==> flow/design.v <==
/*verilator lint_off UNUSEDSIGNAL*/
/*verilator lint_off MULTITOP*/
/*verilator lint_off WIDTH*//*verilator lint_off LATCH*/
module fadd_sub(
  input logic        clk_i,
  input logic [31:0] operand_a,
  input logic [31:0] operand_b,
  output logic[31:0] result_o
);
  logic [7:0]  a_exponent, b_exponent;             
  logic [7:0]  result_exponent;
  logic [23:0] a_mantissa, b_mantissa;             
  logic [24:0] result_mantissa;
  logic        a_sign, b_sign, result_sign;        
  logic [23:0] tmp_mantissa;
  logic [7:0]  in_e, out_e;
  logic [24:0] in_m, out_m;
  logic [7:0]  diff;
always_ff@(posedge(clk_i))
begin
  a_sign <= operand_a[31];
  b_sign <= operand_b[31];
  if(operand_a[30:23]==0)
    begin
      a_exponent <= (operand_a[22:0] != 0)? 8'b00000001 : 8'b00000000;
      a_mantissa <= {1'b0,operand_a[22:0]};
    end
  else
    begin
      a_exponent <= operand_a[30:23];
      a_mantissa <= {1'b1,operand_a[22:0]};
    end
  if(operand_b[30:23]==0)
    begin
      b_exponent <= (operand_b[22:0] != 0)? 8'b00000001 : 8'b00000000;
      b_mantissa <= {1'b0,operand_b[22:0]};
    end
  else
    begin
      b_exponent <= operand_b[30:23];
      b_mantissa <= {1'b1,operand_b[22:0]};
    end
end
always_comb
begin
  diff         = 8'd0;
  tmp_mantissa = 24'd0;
  if(a_exponent == b_exponent)
    begin
      result_exponent = a_exponent;
      if(a_sign == b_sign)                                                     
        begin
          result_sign           = a_sign;
          result_mantissa       = a_mantissa + b_mantissa;
        end
      else                                                                    
        begin
          if(a_mantissa > b_mantissa)
            begin
              result_sign     = a_sign;
              result_mantissa = a_mantissa - b_mantissa;
            end
          else
            begin
              result_sign     = b_sign;
              result_mantissa = b_mantissa - a_mantissa;
            end
        end
    end
  else                                                                               
    begin
      if(a_exponent > b_exponent)
        begin
          result_sign     = a_sign;
          result_exponent = a_exponent;
          diff            = a_exponent - b_exponent;
          tmp_mantissa    = b_mantissa >> diff;
          if(a_sign == b_sign)
            result_mantissa = a_mantissa + tmp_mantissa;
          else
            result_mantissa = a_mantissa - tmp_mantissa;
        end
      else
        begin
          result_sign      = b_sign;
          result_exponent  = b_exponent;
          diff             = b_exponent - a_exponent;
          tmp_mantissa     = a_mantissa >> diff;
          if(a_sign == b_sign)
            result_mantissa  = b_mantissa + tmp_mantissa;
          else
            result_mantissa  = b_mantissa - tmp_mantissa;
        end
    end
  if(result_mantissa[24]==1)
    begin
      result_exponent = result_exponent + 8'd1;
      result_mantissa = result_mantissa >> 1;
    end
  result_o = {result_sign, result_exponent, result_mantissa[22:0]};
end
endmodule
Settings: LEC_CHECK=0, CAP_MARGIN=20, CORE_MARGIN=2, CORE_UTILIZATION=40, SLEW_MARGIN=20; clock period 12.0 ns.
run.sh (not shown) runs the stock make flow with config.mk's settings and CLKGATE_MAP_FILE=.
Edit:
- ABC_AREA: unset -> 1
- CORE_MARGIN: 2 -> 7
- CORE_UTILIZATION: 40 -> 36
- CTS_CLUSTER_DIAMETER: unset -> 187
- CTS_CLUSTER_SIZE: unset -> 100
- TNS_END_PERCENT: unset -> 100
Effect:
- The changed run passed the timing, DRC and antenna checks
- hold slack barely changes
- die size is higher by a quarter to a third
- total power is higher by a few percent
- setup slack gains 0.37 ns
- sequential cell count stays the same
- non-clock buffer count is lower by 22
- wire length is higher by roughly a tenth
- clock-buffer cell count is lower by 2
- cell area is higher by a few percent
- core utilization is lower by 5.5 points
Edit:
- ABC_AREA: 1 -> unset
- CORE_MARGIN: 7 -> 2
- CORE_UTILIZATION: 36 -> 65
- CTS_CLUSTER_DIAMETER: 187 -> unset
- CTS_CLUSTER_SIZE: 100 -> unset
- TNS_END_PERCENT: 100 -> unset
- clock period: 12.0 -> 9.44 ns (I/O delays scaled with it)
What happened:
- This time the run died in 5_1_grt
- die size decreases by 53%
- synthesized area decreases by 7.0%
- synthesized cell count decreases by 28%
Edit:
- CELL_PAD_IN_SITES_GLOBAL_PLACEMENT: unset -> 0
- CORE_UTILIZATION: 65 -> 43
- MAX_ROUTING_LAYER: unset -> met4
- clock period: 9.44 -> 12.0 ns (I/O delays scaled with it)
With this change the flow ran to the end with no violations.
Area after synthesis is unchanged.
Synthesized cell count does not change.
Die area goes up by 49%.
Power and IR drop assume default switching activity.
